== rev 12 ==
// hbridgecontroller
module hbridgecontroller(
input PCLK, 				 
input PRESERN, 				 
input PSEL, 				 
input PENABLE, 				 
output wire PREADY, 		 
output wire PSLVERR,		 
input PWRITE,				 
input [31:0] PADDR,			 
input wire [31:0] PWDATA,	 
output reg [31:0] PRDATA,	 
output reg motor1_pwm,
output reg motor2_pwm,
output reg [1:0] motor1_ctrl,
output reg [1:0] motor2_ctrl
);
For scale: roughly 2,300 cells after synthesis, ~0.017 sq mm of cells after synthesis.
clock: 20.1 ns
lec_check: 0
abc_area: 0
cap_margin: 30
cell_pad_in_sites_detail_placement: 1
cell_pad_in_sites_global_placement: 1
core_margin: 2
core_utilization: 52
cts_cluster_size: 17
hold_slack_margin: 0.29
place_density_lb_addon: 0.3
slew_margin: 10
run.sh (not shown) runs the stock make flow with config.mk's settings and CLKGATE_MAP_FILE=.
Rev 12: PASS, flow complete, no timing, DRC or antenna violations
[inputs] rev 13 vs rev 12
==> flow/config.mk <==
export PLATFORM = sky130hd
export DESIGN_NAME = hbridgecontroller
export DESIGN_NICKNAME = hbridgecontroller
export VERILOG_FILES = /design/flow/design.v
export SDC_FILE = /design/flow/constraint.sdc
export NUM_CORES = 4
export LEC_CHECK = 0
export CAP_MARGIN = 20
export CORE_MARGIN = 2
export CORE_UTILIZATION = 17
export CTS_CLUSTER_SIZE = 69
export SLEW_MARGIN = 20
==> flow/constraint.sdc <==
create_clock -name core_clock -period 30.0 [get_ports {PCLK}]
set_input_delay 6.0000 -clock core_clock [delete_from_list [all_inputs] [get_ports {PCLK}]]
set_output_delay 6.0000 -clock core_clock [all_outputs]
set_load 0.01 [all_outputs]
[summary]
- Rev 13 vs rev 12 — number of core rows rose about 80%.
- Looking at wire length, rev 13 sits about 18% below rev 12.
- Taking rev 12 as the reference point, the count of TritonRoute iterations in the first routing pass of rev 13 falls by 2.
- In rev 13 the wire length on met2 turned out 28% lower than in rev 12.
- The run showing the greater maximum fanout encountered on the critical timing path is rev 13.
- Rev 13 against rev 12; design area is up by a few percent.
- When rev 13 is measured against rev 12, its combinational power share turns out 3.7 points lower.
- Lower horizontal die size was reported by rev 12, not rev 13.
- Going from rev 12 to rev 13, final cell count saw an increase; met3 demand-to-capacity share in global routing saw a decrease; wire length of the first global-routing pass saw a decrease.

========
Starting RTL as in the previous note.
clock: 16.9 ns
lec_check: 0
cap_margin: 20
core_margin: 2
core_utilization: 72
cts_cluster_diameter: 41
setup_slack_margin: -0.94
slew_margin: 20
The baseline finished but fails on negative setup slack.
Edit:
CORE_UTILIZATION = 58   (was 72)
CTS_CLUSTER_DIAMETER = not set   (was 41)
SETUP_SLACK_MARGIN = 2.36   (was -0.94)
clock period = 13.6 ns   (was 16.9 ns; I/O delays follow)
Effect:
- The new run completed, yet does not pass: negative setup slack
- setup slack loses 1.7 ns
- wire length increases by about a fifth
- via count goes up by a little under a tenth
- final area is higher by a quarter to a third
- hold slack loses 0.016 ns
- combinational power came out higher by a quarter to a third
- count of clock-buffer cells in the layout stays the same
- register-to-register slack loses 2.5 ns
Edit:
CORE_UTILIZATION = 61   (was 58)
SETUP_SLACK_MARGIN = not set   (was 2.36)
clock period = 17.3 ns   (was 13.6 ns; I/O delays follow)
With this change the flow ran to the end with no violations.
Setup slack improved by 3.0 ns.
Via count falls by about a fifth.
Total power is lower by a quarter to a third.
Clock power goes down by about a fifth.
Sequential share of layout area is higher by 2.4 points.
Cell area came out lower by about a fifth.

========
hbridgecontroller again, from the RTL that the note above started with.
clock: 12.0 ns
lec_check: 0
abc_area: 1
cap_margin: 20
core_margin: 2
core_utilization: 70
cts_cluster_diameter: 353
cts_cluster_size: 15
place_density_lb_addon: 0.04
slew_margin: 20
The starting point died in global routing (5_1_grt) with GRT-0116.
==> next run, changes <==
--- a/flow/config.mk
+++ b/flow/config.mk
@@ -8 +7,0 @@
-export ABC_AREA = 1
@@ -11,4 +10 @@
-export CORE_UTILIZATION = 70
-export CTS_CLUSTER_DIAMETER = 353
-export CTS_CLUSTER_SIZE = 15
-export PLACE_DENSITY_LB_ADDON = 0.04
+export CORE_UTILIZATION = 68
==> flow/constraint.sdc (replaced) <==
create_clock -name core_clock -period 24.5 [get_ports {PCLK}]
set_input_delay 4.9000 -clock core_clock [delete_from_list [all_inputs] [get_ports {PCLK}]]
set_output_delay 4.9000 -clock core_clock [all_outputs]
set_load 0.01 [all_outputs]
The changed run produced a clean layout.
Die size rises by 2.3%.
Synthesized area falls by 0.59%.
Synthesized cell count falls by 8.1%.
==> next run, changes <==
--- a/flow/config.mk
+++ b/flow/config.mk
@@ -10 +10,2 @@
-export CORE_UTILIZATION = 68
+export CORE_UTILIZATION = 67
+export CTS_CLUSTER_SIZE = 39
==> flow/constraint.sdc (replaced) <==
create_clock -name core_clock -period 15.5 [get_ports {PCLK}]
set_input_delay 3.1000 -clock core_clock [delete_from_list [all_inputs] [get_ports {PCLK}]]
set_output_delay 3.1000 -clock core_clock [all_outputs]
set_load 0.01 [all_outputs]
Result:
- With this change the flow stopped in global routing (5_1_grt) on GRT-0116
- area after synthesis stays the same
- die area rises by 1.5%
- synthesized cell count does not change
==> next run, changes <==
--- a/flow/config.mk
+++ b/flow/config.mk
@@ -10,2 +10 @@
-export CORE_UTILIZATION = 67
-export CTS_CLUSTER_SIZE = 39
+export CORE_UTILIZATION = 40
==> flow/constraint.sdc (replaced) <==
create_clock -name core_clock -period 30.0 [get_ports {PCLK}]
set_input_delay 6.0000 -clock core_clock [delete_from_list [all_inputs] [get_ports {PCLK}]]
set_output_delay 6.0000 -clock core_clock [all_outputs]
set_load 0.01 [all_outputs]
This time the run finished clean.
Area after synthesis is unchanged.
Die size climbs by 66%.
Synthesized cell count is unchanged.
Power figures rest on the tool's default switching activity, not on a simulated workload.
